==> flow/design.v (excerpt) <==
module complex_mean_square (
    input wire i_clk,
    input wire i_arst,
    input wire i_en,
    input wire [2:0] i_log2_samples,
    input wire        i_valid,
    input wire [31:0] i_y,
    input wire [31:0] i_y_hat,
    output reg        o_valid,
    output reg [63:0] o_data
);
    wire [31:0] y_diff_w;
    wire [63:0] sq_diff_complex_w;
    wire        sq_diff_valid_w;
    wire [63:0] sum_res_w;
    wire [8:0]  num_samples_w = 1 << i_log2_samples;
    reg [8:0]  sample_rx_cnt_r;
    reg [8:0]  sample_proc_cnt_r;
    reg [1:0]  state_r, next_state_r;
    localparam S_IDLE      = 2'b00;
    localparam S_INIT      = 2'b01;
    localparam S_COMPUTING = 2'b10;
    localparam S_FINALIZE  = 2'b11;
    complex_adder_subtractor #(.WIDTH(32)) y_difference_module (
        .a(i_y),
        .b(i_y_hat),
        .addNotSub(1'b0),
        .result(y_diff_w)
    );
    complex_multiplier cpow_calculator (
        .a(y_diff_w),
        .b(y_diff_w),
        .result(sq_diff_complex_w)
    );
    assign sq_diff_valid_w = i_valid;
    complex_adder_subtractor #(.WIDTH(64)) square_sum (
        .a(o_data),  
        .b(sq_diff_complex_w),
        .addNotSub(1'b1),
        .result(sum_res_w)
    );
    always @(posedge i_clk or posedge i_arst) begin
        if (i_arst)
            state_r <= S_IDLE;
        else
            state_r <= next_state_r;
    end
    always @(*) begin
        next_state_r = state_r;
        case (state_r)
            S_IDLE:      if (i_en) next_state_r = S_INIT;
            S_INIT:      next_state_r = S_COMPUTING;
  ...
==> flow/config.mk <==
export PLATFORM = sky130hd
export DESIGN_NAME = complex_mean_square
export DESIGN_NICKNAME = complex_mean_square
export VERILOG_FILES = /design/flow/design.v
export SDC_FILE = /design/flow/constraint.sdc
export NUM_CORES = 4
export LEC_CHECK = 0
export ABC_AREA = 0
export CAP_MARGIN = 5
export CORE_MARGIN = 2
export CORE_UTILIZATION = 72
export CTS_CLUSTER_DIAMETER = 380
export CTS_CLUSTER_SIZE = 30
export PLACE_DENSITY = 0.65
export SETUP_SLACK_MARGIN = 2.37
export SLEW_MARGIN = 20
==> flow/constraint.sdc <==
create_clock -name core_clock -period 10.4 [get_ports {i_clk}]
set_input_delay 2.0800 -clock core_clock [delete_from_list [all_inputs] [get_ports {i_clk}]]
set_output_delay 2.0800 -clock core_clock [all_outputs]
set_load 0.01 [all_outputs]
run.sh (not shown) runs the stock make flow with config.mk's settings and CLKGATE_MAP_FILE=.
The baseline aborted during global routing on ODB-0269.
Next try:
Settings changed: ABC_AREA 0 to default, CAP_MARGIN 5 to 20, CORE_UTILIZATION 72 to 40, CTS_CLUSTER_DIAMETER 380 to default, CTS_CLUSTER_SIZE 30 to default, PLACE_DENSITY 0.65 to default, SETUP_SLACK_MARGIN 2.37 to default.
Clock period 10.4 ns to 13.1 ns, I/O delays scaled along.
Result: With this change the flow ran to the end with no violations; die size climbs by 78%; area after synthesis does not change; synthesized cell count does not change.
Next try:
Settings changed: CORE_UTILIZATION 40 to 63, CTS_CLUSTER_SIZE from default to 15, TNS_END_PERCENT from default to 25.
Clock period 13.1 ns to 13.5 ns, I/O delays scaled along.
Outcome: The changed run went through all stages and came out clean; via count grows by about 0.43%; global-route usage increases by 12 points.
Next try:
Settings changed: CELL_PAD_IN_SITES_DETAIL_PLACEMENT from default to 1, CORE_UTILIZATION 63 to 40, CTS_CLUSTER_SIZE 15 to default, GPL_TIMING_DRIVEN from default to 0, HOLD_SLACK_MARGIN from default to -0.05, TNS_END_PERCENT 25 to default.
The new run produced a clean layout.
Global-route usage came out lower by 5.7 points.
Sequential share of layout area shrinks by 0.18 points.
Worst hold slack is about the same.
Die area rises by 56%.
Next try:
Settings changed: CAP_MARGIN 20 to 0, CELL_PAD_IN_SITES_DETAIL_PLACEMENT 1 to default, CORE_ASPECT_RATIO from default to 0.5, CORE_UTILIZATION 40 to 63, CTS_CLUSTER_SIZE from default to 15, GPL_TIMING_DRIVEN 0 to default, HOLD_SLACK_MARGIN -0.05 to default, TNS_END_PERCENT from default to 25.
What happened: Final cell count came out lower by 9.2%. Sequential share of layout area came out higher by 0.17 points. Via count came out lower by 4.9%. Worst setup slack improves by 0.27 ns. First-iteration DRC count grows by 24%. Non-clock buffer count fell by 87. Utilization climbs by 24 points. Design area goes down by 3.0%.
Next try:
Settings changed: CAP_MARGIN 0 to 20, CORE_ASPECT_RATIO 0.5 to default, CORE_UTILIZATION 63 to 40, CTS_CLUSTER_SIZE 15 to default, TNS_END_PERCENT 25 to default.
Global-route usage goes down by 14 points.
Synthesized cell count stays the same.
Worst hold slack loses 0.0079 ns.
Cell area goes up slightly.
Sequential share of layout area barely changes.
Setup slack gains 0.027 ns.
Clock skew goes up by 0.0053 ns.

========
complex_mean_square again, from the RTL that the note above started with.
Design complex_mean_square, start of the top module:
module complex_mean_square (
    input wire i_clk,
    input wire i_arst,
    input wire i_en,
    input wire [2:0] i_log2_samples,
    input wire        i_valid,
    input wire [31:0] i_y,
    input wire [31:0] i_y_hat,
    output reg        o_valid,
    output reg [63:0] o_data
);
==> flow/config.mk <==
export PLATFORM = sky130hd
export DESIGN_NAME = complex_mean_square
export DESIGN_NICKNAME = complex_mean_square
export VERILOG_FILES = /design/flow/design.v
export SDC_FILE = /design/flow/constraint.sdc
export NUM_CORES = 4
export LEC_CHECK = 0
export CAP_MARGIN = 20
export CELL_PAD_IN_SITES_DETAIL_PLACEMENT = 0
export CORE_ASPECT_RATIO = 0.5
export CORE_MARGIN = 9
export CORE_UTILIZATION = 57
export CTS_CLUSTER_DIAMETER = 94
export CTS_CLUSTER_SIZE = 100
export GPL_TIMING_DRIVEN = 0
export PLACE_DENSITY_LB_ADDON = 0.02
export SETUP_SLACK_MARGIN = 1.57
export SLEW_MARGIN = 40
export TNS_END_PERCENT = 20
==> flow/constraint.sdc <==
create_clock -name core_clock -period 7.64 [get_ports {i_clk}]
set_input_delay 1.5280 -clock core_clock [delete_from_list [all_inputs] [get_ports {i_clk}]]
set_output_delay 1.5280 -clock core_clock [all_outputs]
set_load 0.01 [all_outputs]
The baseline reached the layout checks and failed them: setup timing.
Edit:
CORE_ASPECT_RATIO = default   (was 0.5)
CORE_MARGIN = 2   (was 9)
CORE_UTILIZATION = 72   (was 57)
CTS_CLUSTER_DIAMETER = default   (was 94)
CTS_CLUSTER_SIZE = default   (was 100)
GPL_TIMING_DRIVEN = 1   (was 0)
HOLD_SLACK_MARGIN = -0.1   (was default)
MAX_ROUTING_LAYER = met4   (was default)
SETUP_SLACK_MARGIN = -0.58   (was 1.57)
clock period = 9.67 ns   (was 7.64 ns; I/O delays follow)
After rerunning: The changed run completed and failed the layout checks on setup timing. Setup slack is better by 1700 ps. Routed wire length fell by a little under a tenth. Utilization climbs by 21 points.
Edit:
CAP_MARGIN = 30   (was 20)
CELL_PAD_IN_SITES_DETAIL_PLACEMENT = default   (was 0)
GPL_TIMING_DRIVEN = default   (was 1)
HOLD_SLACK_MARGIN = default   (was -0.1)
PLACE_DENSITY_LB_ADDON = default   (was 0.02)
SETUP_SLACK_MARGIN = default   (was -0.58)
SLEW_MARGIN = 20   (was 40)
TNS_END_PERCENT = default   (was 20)
clock period = 10.3 ns   (was 9.67 ns; I/O delays follow)
Result: The changed run reached the layout checks and failed them: setup timing; core utilization went up by 0.61 points; critical path depth falls by 4; worst setup slack improved by 180 ps.
Edit:
CAP_MARGIN = 20   (was 30)
HOLD_SLACK_MARGIN = -0.08   (was default)
clock period = 9.57 ns   (was 10.3 ns; I/O delays follow)
This time the run aborted during 5_1_grt, error GRT-0232; synthesized cell count stays the same; synthesized area does not change; die size stays the same.
Edit:
CORE_UTILIZATION = 70   (was 72)
HOLD_SLACK_MARGIN = default   (was -0.08)
clock period = 11.1 ns   (was 9.57 ns; I/O delays follow)
Effect: The changed run produced a layout that fails on setup timing. Die area is higher by 2.8%. Synthesized cell count stays the same. Area after synthesis does not change.
Edit:
CORE_UTILIZATION = 57   (was 70)
MAX_ROUTING_LAYER = default   (was met4)
clock period = 5.26 ns   (was 11.1 ns; I/O delays follow)
=>
- The new run finished but failed the layout checks on setup timing
- critical path depth is lower by 2
- die size climbs by 22%
- final cell count went up by 8.1%
- sequential share of layout area shrinks by 0.40 points
- hold slack is worse by 13 ps
